==> run R <==
## calc
module calc(
    input clk,  
    input rst_n,  
    input [7:0] num,
    input [2:0] op,
    input start,
    output reg [15:0] result,
    output reg [15:0] display_val,  
    output [2:0] led_op,  
    output reg stop
);
export LEC_CHECK = 0
export CAP_MARGIN = 20
export CORE_MARGIN = 2
export CORE_UTILIZATION = 70
export CTS_CLUSTER_SIZE = 40
export HOLD_SLACK_MARGIN = -0.1
export SETUP_SLACK_MARGIN = 5.0
export SLEW_MARGIN = 20
create_clock -name core_clock -period 47.8 [get_ports {clk}]
run.sh (not shown) runs the stock make flow with config.mk's settings and CLKGATE_MAP_FILE=.
==> run F: changes against run R <==
Settings changed: CTS_CLUSTER_DIAMETER set to 28, CTS_CLUSTER_SIZE 40 to 34, HOLD_SLACK_MARGIN -0.1 to not set, SETUP_SLACK_MARGIN 5.0 to 4.94.
==> flow/constraint.sdc (replaced) <==
create_clock -name core_clock -period 18.7 [get_ports {clk}]
set_input_delay 3.7400 -clock core_clock [delete_from_list [all_inputs] [get_ports {clk}]]
set_output_delay 3.7400 -clock core_clock [all_outputs]
set_load 0.01 [all_outputs]
==> comparison table <==
Run status: run R failed layout checks; run F did not finish
Stage where the flow stopped: run R -; run F clock tree synthesis
Layout check failures: run R capacitance limit, slew limit, setup timing; run F -
Post-synth EDFFs: run R 0; run F 0
Xor/xnor share of the synthesized area: run R 10.4%; run F 10.4%
Cell count after synthesis: run R 4622; run F 4622
Detailed Place HPWL: run R 87100 um; run F 129000 um
Commonest flop: run R dfxtp_1; run F dfxtp_1
Post-placement setup slack: run R -1.30 ns; run F -33.22 ns
Number of input and output port buffers inserted: run R 49; run F 49
MUX share of area: run R 3.54%; run F 3.54%
Placer's final routability congestion estimate: run R 1.07; run F 1.05
Post-DP Area: run R 35500 um2; run F 44400 um2
Most used standard cell by instance count after synthesis: run R ha_1; run F ha_1
Share of flip-flops with an asynchronous set or reset after synthesis: run R 0%; run F 0%
Cells after DPL: run R 5361; run F 6543

========
==> inputs of job 6447 <==
==> flow/design.v <==
module half_addr(
    input a,
    input b,
    output sum,
    output carry  
);
assign sum = a ^ b;
assign carry = a & b;
endmodule
module full_addr(
    input a,
    input b,
    input cin,  
    output sum,
    output carry  
);
assign sum = a ^ b ^ cin;
assign carry = (a & b) | (cin & (a ^ b));
endmodule
module i4_addr(
    input  [3:0] a,           
    input  [3:0] b,           
    input        cin,         
    input        valid_in,    
    output [3:0] sum,         
    output       group_g,     
    output       group_p,     
    output       ready_out    
);
wire [3:0] g, p;
assign g = a & b;           
assign p = a | b;           
wire c1, c2, c3;
assign c1 = g[0] | (p[0] & cin);
assign c2 = g[1] | (p[1] & g[0]) | (p[1] & p[0] & cin);
assign c3 = g[2] | (p[2] & g[1]) | (p[2] & p[1] & g[0]) | (p[2] & p[1] & p[0] & cin);
assign group_g = g[3] | (p[3] & g[2]) | (p[3] & p[2] & g[1]) | (p[3] & p[2] & p[1] & g[0]);
assign group_p = p[3] & p[2] & p[1] & p[0];
assign sum[0] = a[0] ^ b[0] ^ cin;
assign sum[1] = a[1] ^ b[1] ^ c1;
assign sum[2] = a[2] ^ b[2] ^ c2;
assign sum[3] = a[3] ^ b[3] ^ c3;
reg ready_out_reg;
always @(*) begin
    if (valid_in) begin
        ready_out_reg = 1'b1;
    end else begin
        ready_out_reg = 1'b0;
    end
end
assign ready_out = ready_out_reg;
endmodule
module i8_addr(
    input  [7:0] a,           
    input  [7:0] b,           
    input        cin,         
    input        valid_in,    
    output [7:0] sum,         
    output       group_g,     
    output       group_p,     
    output       ready_out    
);
wire [3:0] a_low  = a[3:0];
wire [3:0] a_high = a[7:4];
wire [3:0] b_low  = b[3:0];
wire [3:0] b_high = b[7:4];
wire c4;                
wire g_low, p_low;      
wire g_high, p_high;    
wire ready_low, ready_high;
i4_addr cla_low(
    .a(a_low), .b(b_low), .cin(cin), .valid_in(valid_in),
    .sum(sum[3:0]), .group_g(g_low), .group_p(p_low), .ready_out(ready_low)
);
i4_addr cla_high(
    .a(a_high), .b(b_high), .cin(c4), .valid_in(valid_in),
    .sum(sum[7:4]), .group_g(g_high), .group_p(p_high), .ready_out(ready_high)
);
assign c4 = g_low | (p_low & cin);
assign group_g = g_high | (p_high & g_low);
assign group_p = p_high & p_low;
assign ready_out = ready_low & ready_high;
endmodule
module i16_add(
    input  [15:0] a,          
    input  [15:0] b,          
    input        valid_in,    
    output [15:0] sum,        
    output       carry_out,   
    output       ready_out    
);
wire [7:0] a_low  = a[7:0];   
wire [7:0] a_high = a[15:8];  
wire [7:0] b_low  = b[7:0];
wire [7:0] b_high = b[15:8];
wire c0, c8;                
wire g_low, p_low;          
wire g_high, p_high;        
wire ready_low, ready_high; 
assign c0 = 1'b0;           
i8_addr cla_low_8bit(
    .a(a_low), .b(b_low), .cin(c0), .valid_in(valid_in),
    .sum(sum[7:0]), .group_g(g_low), .group_p(p_low), .ready_out(ready_low)
);
i8_addr cla_high_8bit(
    .a(a_high), .b(b_high), .cin(c8), .valid_in(valid_in),
    .sum(sum[15:8]), .group_g(g_high), .group_p(p_high), .ready_out(ready_high)
);
assign c8 = g_low | (p_low & c0);                   
assign carry_out = g_high | (p_high & g_low) | (p_high & p_low & c0);  
assign ready_out = ready_low & ready_high;
endmodule
module i16_sub(
    input  [15:0] a,          
    input  [15:0] b,          
    input        valid_in,    
    output [15:0] diff,       
    output       borrow_out,  
    output       ready_out    
);
wire [15:0] b_neg = ~b;  
wire [7:0] a_low  = a[7:0];
wire [7:0] a_high = a[15:8];
wire [7:0] b_low  = b_neg[7:0];
wire [7:0] b_high = b_neg[15:8];
wire c0, c8;               
wire g_low, p_low;         
wire g_high, p_high;       
wire ready_low, ready_high;
wire carry_result;
assign c0 = 1'b1;           
i8_addr cla_low_8bit(
    .a(a_low), .b(b_low), .cin(c0), .valid_in(valid_in),
    .sum(diff[7:0]), .group_g(g_low), .group_p(p_low), .ready_out(ready_low)
);
i8_addr cla_high_8bit(
    .a(a_high), .b(b_high), .cin(c8), .valid_in(valid_in),
    .sum(diff[15:8]), .group_g(g_high), .group_p(p_high), .ready_out(ready_high)
);
assign c8 = g_low | (p_low & c0);
assign carry_result = g_high | (p_high & g_low) | (p_high & p_low & c0);
assign borrow_out = ~carry_result;
assign ready_out = ready_low & ready_high;
endmodule
module i16_mul(
    input signed [15:0] a,    
    input signed [15:0] b,    
    input        valid_in,
    output signed [15:0] prod,  
    output       ready_out
);
wire sign_a = a[15];
wire sign_b = b[15];
wire sign_res = sign_a ^ sign_b;
wire [15:0] abs_a = sign_a ? (~a + 1'b1) : a;
wire [15:0] abs_b = sign_b ? (~b + 1'b1) : b;
reg [15:0] abs_prod;
integer i;
always @(*) begin
    abs_prod = 16'd0;
    for(i = 0; i < 16; i = i + 1) begin
        if(abs_b[i]) begin
            abs_prod = abs_prod + (abs_a << i);
        end
    end
end
assign prod = sign_res ? (~abs_prod + 1'b1) : abs_prod;
assign ready_out = valid_in;
endmodule
module i16_div(
    input signed [15:0] a,    
    input signed [15:0] b,    
    input        valid_in,
    output signed [15:0] quot,  
    output       ready_out
);
wire sign_a = a[15];
wire sign_b = b[15];
wire sign_res = sign_a ^ sign_b;
wire [15:0] abs_a = sign_a ? (~a + 1'b1) : a;
wire [15:0] abs_b = sign_b ? (~b + 1'b1) : b;
reg [15:0] abs_quot;
reg [31:0] temp_r;  
integer i;
always @(*) begin
    temp_r = 32'd0;
    if (abs_b == 0) begin
        abs_quot = 16'hFFFF;  
    end else begin
        abs_quot = 16'd0;
        temp_r = 32'd0;
        for(i = 15; i >= 0; i = i - 1) begin
            temp_r = temp_r << 1;
            temp_r[0] = abs_a[i];  
            if(temp_r >= {16'd0, abs_b}) begin
                temp_r = temp_r - {16'd0, abs_b};
                abs_quot[i] = 1'b1;
            end
        end
    end
end
assign quot = sign_res ? (~abs_quot + 1'b1) : abs_quot;
assign ready_out = valid_in;
endmodule
module calc(
    input clk,  
    input rst_n,  
    input [7:0] num,
    input [2:0] op,
    input start,
    output reg [15:0] result,
    output reg [15:0] display_val,  
    output [2:0] led_op,  
    output reg stop
);
reg [15:0] local_result;
reg local_stop;
localparam ADD = 3'd6;
localparam SUB = 3'd5;
localparam MUL = 3'd4;
localparam DIV = 3'd1;
localparam ENT = 3'd2;
localparam CLR = 3'd3;
reg [15:0] a, b;
reg [2:0] local_op;
assign led_op = local_op;  
wire [15:0] res_add, res_sub, res_mul, res_div;
i16_add u_add(.a(a), .b(b), .valid_in(1'b1), .sum(res_add), .carry_out(), .ready_out());
i16_sub u_sub(.a(a), .b(b), .valid_in(1'b1), .diff(res_sub), .borrow_out(), .ready_out());
i16_mul u_mul(.a(a), .b(b), .valid_in(1'b1), .prod(res_mul), .ready_out());
i16_div u_div(.a(a), .b(b), .valid_in(1'b1), .quot(res_div), .ready_out());
localparam S_INPUT_A = 2'b00;
localparam S_INPUT_B = 2'b01;
reg [2:0] state;
always @(posedge clk) begin
	if (~rst_n) begin
    	local_stop <= 0;
        a <= 0;
        b <= 0;
        local_result <= 0;
        display_val <= 0;
        local_op <= 0;
        state <= S_INPUT_A;
    end else begin
        if (~start&local_stop) begin
        local_stop <= 0;
        end else if (start&~local_stop) begin
            case (state)
            S_INPUT_A: begin
                if (op == CLR) begin
                    a <= 0; b <= 0; display_val <= 0; local_result <= 0; local_op <= 0;
                end else if (op == ADD || op == SUB || op == MUL || op == DIV) begin
                    local_op <= op;
                    b <= 0;
                    state <= S_INPUT_B;
                end else if (op == 0) begin
                    a <= a * 16'd10 + {8'd0, num};
                    display_val <= a * 16'd10 + {8'd0, num};
                end
            end
            S_INPUT_B: begin
                if (op == CLR) begin
                    a <= 0; b <= 0; display_val <= 0; local_result <= 0; local_op <= 0;
                    state <= S_INPUT_A;
                end else if (op == ENT) begin
                    case (local_op)
                    ADD: begin local_result <= res_add; display_val <= res_add; end
                    SUB: begin local_result <= res_sub; display_val <= res_sub; end
                    DIV: begin local_result <= res_div; display_val <= res_div; end
                    MUL: begin local_result <= res_mul; display_val <= res_mul; end
                    endcase
                    a <= 0;
                    local_op <= 0;  
                    state <= S_INPUT_A;
                end else if (op == 0) begin
                    b <= b * 16'd10 + {8'd0, num};
                    display_val <= b * 16'd10 + {8'd0, num};
                end
            end
            endcase
            local_stop <= 1;
        end
    end
end
always @(posedge clk) begin
    result <= local_result;
    stop <= local_stop;
end
endmodule
==> flow/run.sh <==
#!/bin/bash
# the make line also repeats each setting of config.mk as NAME=value (left out here)
make -C /OpenROAD-flow-scripts/flow DESIGN_CONFIG=/design/flow/config.mk WORK_HOME=/design/flow/orfs CLKGATE_MAP_FILE= finish
==> flow/config.mk <==
export PLATFORM = sky130hd
export DESIGN_NAME = calc
export DESIGN_NICKNAME = calc
export VERILOG_FILES = /design/flow/design.v
export SDC_FILE = /design/flow/constraint.sdc
export NUM_CORES = 4
export LEC_CHECK = 0
export ABC_AREA = 1
export CAP_MARGIN = 0
export CELL_PAD_IN_SITES_DETAIL_PLACEMENT = 1
export CELL_PAD_IN_SITES_GLOBAL_PLACEMENT = 1
export CORE_ASPECT_RATIO = 1.47
export CORE_MARGIN = 9
export CORE_UTILIZATION = 40
export GPL_ROUTABILITY_DRIVEN = 0
export MAX_ROUTING_LAYER = met5
export MIN_ROUTING_LAYER = met1
export PLACE_DENSITY = 0.6
export SLEW_MARGIN = 20
export TNS_END_PERCENT = 15
==> flow/constraint.sdc <==
create_clock -name core_clock -period 70.1 [get_ports {clk}]
set_input_delay 14.0200 -clock core_clock [delete_from_list [all_inputs] [get_ports {clk}]]
set_output_delay 14.0200 -clock core_clock [all_outputs]
set_load 0.01 [all_outputs]
==> job 8954 (differences from job 6447) <==
==> flow/config.mk (replaced) <==
export PLATFORM = sky130hd
export DESIGN_NAME = calc
export DESIGN_NICKNAME = calc
export VERILOG_FILES = /design/flow/design.v
export SDC_FILE = /design/flow/constraint.sdc
export NUM_CORES = 4
export LEC_CHECK = 0
export CAP_MARGIN = 20
export CORE_ASPECT_RATIO = 0.5
export CORE_MARGIN = 2
export CORE_UTILIZATION = 40
export PLACE_DENSITY = 0.6
export SETUP_SLACK_MARGIN = -2.0
export SLEW_MARGIN = 20
export TNS_END_PERCENT = 5
==> flow/constraint.sdc (replaced) <==
create_clock -name core_clock -period 55.0 [get_ports {clk}]
set_input_delay 11.0000 -clock core_clock [delete_from_list [all_inputs] [get_ports {clk}]]
set_output_delay 11.0000 -clock core_clock [all_outputs]
set_load 0.01 [all_outputs]
==> impl_metrics.json <==
{
  "fp_util_pct": 40.7,
  "critPathMaxStageDelay_ns": 0.53,
  "avgSynthCellArea_um2": 7.04,
  "drt_iter0_markers": 3338,
  "finalCoreUtilization_pct": 45.7,
  "grt_first_pass_wirelength_um": 187000,
  "logic_gates": 4095,
  "syn_nets": 5158,
  "outcome": "complete, no violations"
}
[end of results for job 8954]
==> impl_metrics.json <==
{
  "grt_first_pass_wirelength_um": 210000,
  "critPathMaxStageDelay_ns": 0.85,
  "avgSynthCellArea_um2": 6.08,
  "finalCoreUtilization_pct": 42.5,
  "drt_iter0_markers": 1498,
  "logic_gates": 4566,
  "syn_nets": 6075,
  "outcome": "complete, no violations"
}
[end of results for job 6447]
